Setup of run 1:
// eth_rx
module eth_rx (
    input wire i_clk,
    input wire i_reset,
    input wire [31:0] i_xver_rx_data,
    output logic [31:0] m00_axis_tdata,
    output logic [3:0] m00_axis_tkeep,
    output logic m00_axis_tvalid,
    output logic m00_axis_tlast,
    output logic m00_axis_tuser
);
Size in the first run: about 4,800 cells after synthesis, about 430 flip-flops, about 73 I/O pins.
clock: 5.96 ns
lec_check: 0
cap_margin: 0
cell_pad_in_sites_detail_placement: 2
core_margin: 7
core_utilization: 51
gpl_routability_driven: 0
gpl_timing_driven: 1
max_routing_layer: met5
min_routing_layer: met2
place_density: 0.52
setup_slack_margin: 1.4
slew_margin: 20
tns_end_percent: 70
run.sh (not shown) runs the stock make flow with config.mk's settings and CLKGATE_MAP_FILE=.
Run 1 did not finish; a tool error ended it in 3_5_place_dp.
Modified inputs, run 2 compared to run 1
# run 1
export LEC_CHECK = 0
export CAP_MARGIN = 0
export CELL_PAD_IN_SITES_DETAIL_PLACEMENT = 2
export CORE_MARGIN = 7
export CORE_UTILIZATION = 51
export GPL_ROUTABILITY_DRIVEN = 0
export GPL_TIMING_DRIVEN = 1
export MAX_ROUTING_LAYER = met5
export MIN_ROUTING_LAYER = met2
export PLACE_DENSITY = 0.52
export SETUP_SLACK_MARGIN = 1.4
export SLEW_MARGIN = 20
export TNS_END_PERCENT = 70
create_clock -name core_clock -period 5.96 [get_ports {i_clk}]
# run 2
export LEC_CHECK = 0
export CAP_MARGIN = 20
export CELL_PAD_IN_SITES_DETAIL_PLACEMENT = 2
export CORE_MARGIN = 4
export CORE_UTILIZATION = 15
export GPL_ROUTABILITY_DRIVEN = 1
export GPL_TIMING_DRIVEN = 1
export HOLD_SLACK_MARGIN = 0.21
export MIN_ROUTING_LAYER = met1
export PLACE_DENSITY = 0.9
export SLEW_MARGIN = 20
export TNS_END_PERCENT = 30
create_clock -name core_clock -period 6.86 [get_ports {i_clk}]
Findings:
Compared with run 1, run 2 shows area of the die that has gone up by more than 100%. Run 2 closes out successfully: all stages finished, all timing, DRC and antenna checks passed. Diff run 1 -> run 2 | number of rows in the core area | increase of 83. Higher die extent in y was reported by run 2, not run 1. Changes observed in run 2 relative to run 1: number of buffers added on ports essentially unchanged; combined area of all synthesized cells essentially unchanged; area of the placeable core saw an increase.
Changes in run 3 relative to run 2:
# run 2
export LEC_CHECK = 0
export CAP_MARGIN = 20
export CELL_PAD_IN_SITES_DETAIL_PLACEMENT = 2
export CORE_MARGIN = 4
export CORE_UTILIZATION = 15
export GPL_ROUTABILITY_DRIVEN = 1
export GPL_TIMING_DRIVEN = 1
export HOLD_SLACK_MARGIN = 0.21
export MIN_ROUTING_LAYER = met1
export PLACE_DENSITY = 0.9
export SLEW_MARGIN = 20
export TNS_END_PERCENT = 30
create_clock -name core_clock -period 6.86 [get_ports {i_clk}]
# run 3
export LEC_CHECK = 0
export CAP_MARGIN = 20
export CORE_MARGIN = 2
export CORE_UTILIZATION = 40
export SLEW_MARGIN = 20
create_clock -name core_clock -period 6.5 [get_ports {i_clk}]
--- outcome ---
Horizontal die size is lower on run 3
Fraction of met3 tracks used by global routing in run 3 vs run 2: down 0.21 points
Run 3 vs run 2 on initial antenna violation count: run 3 is the lower one.
In run 3, the non-clock buffer instance count of the final layout came out 6.4% above the value in run 2.
Going from run 2 to run 3, number of vias in the routed layout -5,776; utilization of the core after routing saw an increase.

Starting RTL as in the previous note.
Settings: LEC_CHECK=0, CAP_MARGIN=0, CELL_PAD_IN_SITES_DETAIL_PLACEMENT=2, CORE_MARGIN=7, CORE_UTILIZATION=51, GPL_ROUTABILITY_DRIVEN=0, GPL_TIMING_DRIVEN=0, MAX_ROUTING_LAYER=met4, MIN_ROUTING_LAYER=met2, SETUP_SLACK_MARGIN=1.4, SLEW_MARGIN=20, TNS_END_PERCENT=70; clock period 5.96 ns.
The starting point died in detailed placement.
==> next run, changes <==
- CAP_MARGIN: 0 -> 20
- CELL_PAD_IN_SITES_DETAIL_PLACEMENT: 2 -> unset
- CORE_MARGIN: 7 -> 2
- CORE_UTILIZATION: 51 -> 72
- CTS_CLUSTER_DIAMETER: unset -> 321
- CTS_CLUSTER_SIZE: unset -> 98
- GPL_ROUTABILITY_DRIVEN: 0 -> unset
- GPL_TIMING_DRIVEN: 0 -> unset
- MAX_ROUTING_LAYER: met4 -> unset
- MIN_ROUTING_LAYER: met2 -> unset
- SETUP_SLACK_MARGIN: 1.4 -> unset
- TNS_END_PERCENT: 70 -> unset
- clock period: 5.96 -> 4.5 ns (I/O delays scaled with it)
This time the run stopped in global routing on GRT-0232; synthesized cell count does not change; synthesized area does not change; die size came out lower by 34%.
==> next run, changes <==
- CORE_UTILIZATION: 72 -> 33
- CTS_CLUSTER_DIAMETER: 321 -> unset
- CTS_CLUSTER_SIZE: 98 -> unset
- clock period: 4.5 -> 8.65 ns (I/O delays scaled with it)
Now the flow completed with no timing, DRC or antenna violations.
Area after synthesis stays the same.
Die size is higher by 120%.
Synthesized cell count stays the same.

Starting RTL as in the previous note.
## eth_rx
module eth_rx (
    input wire i_clk,
    input wire i_reset,
    input wire [31:0] i_xver_rx_data,
    output logic [31:0] m00_axis_tdata,
    output logic [3:0] m00_axis_tkeep,
    output logic m00_axis_tvalid,
    output logic m00_axis_tlast,
    output logic m00_axis_tuser
);
clock: 2.78 ns
lec_check: 0
abc_area: 1
cap_margin: 20
core_aspect_ratio: 1.32
core_margin: 2
core_utilization: 72
cts_cluster_diameter: 321
cts_cluster_size: 98
place_density: 0.42
slew_margin: 20
tns_end_percent: 10
The baseline failed in global routing (5_1_grt).
Then changed:
- ABC_AREA: 1 -> default
- CORE_ASPECT_RATIO: 1.32 -> default
- CTS_CLUSTER_DIAMETER: 321 -> default
- CTS_CLUSTER_SIZE: 98 -> 20
- HOLD_SLACK_MARGIN: default -> 0.3
- PLACE_DENSITY: 0.42 -> 0.66
- SETUP_SLACK_MARGIN: default -> -0.31
- TNS_END_PERCENT: 10 -> default
- clock period: 2.78 -> 5.05 ns (I/O delays scaled with it)
Outcome: This time the run finished but fails on setup timing; area after synthesis went up by 2.3%; die size went up by 2.3%; synthesized cell count went down by 23%.
Then changed:
- CORE_UTILIZATION: 72 -> 61
- CTS_CLUSTER_SIZE: 20 -> default
- HOLD_SLACK_MARGIN: 0.3 -> default
- PLACE_DENSITY: 0.66 -> default
- SETUP_SLACK_MARGIN: -0.31 -> 1.32
- clock period: 5.05 -> 4.79 ns (I/O delays scaled with it)
The new run completed and failed the layout checks on setup timing.
Final cell count increases by 5.9%.
Clock skew fell by 0.022 ns.
Global-route usage goes down by 9.9 points.
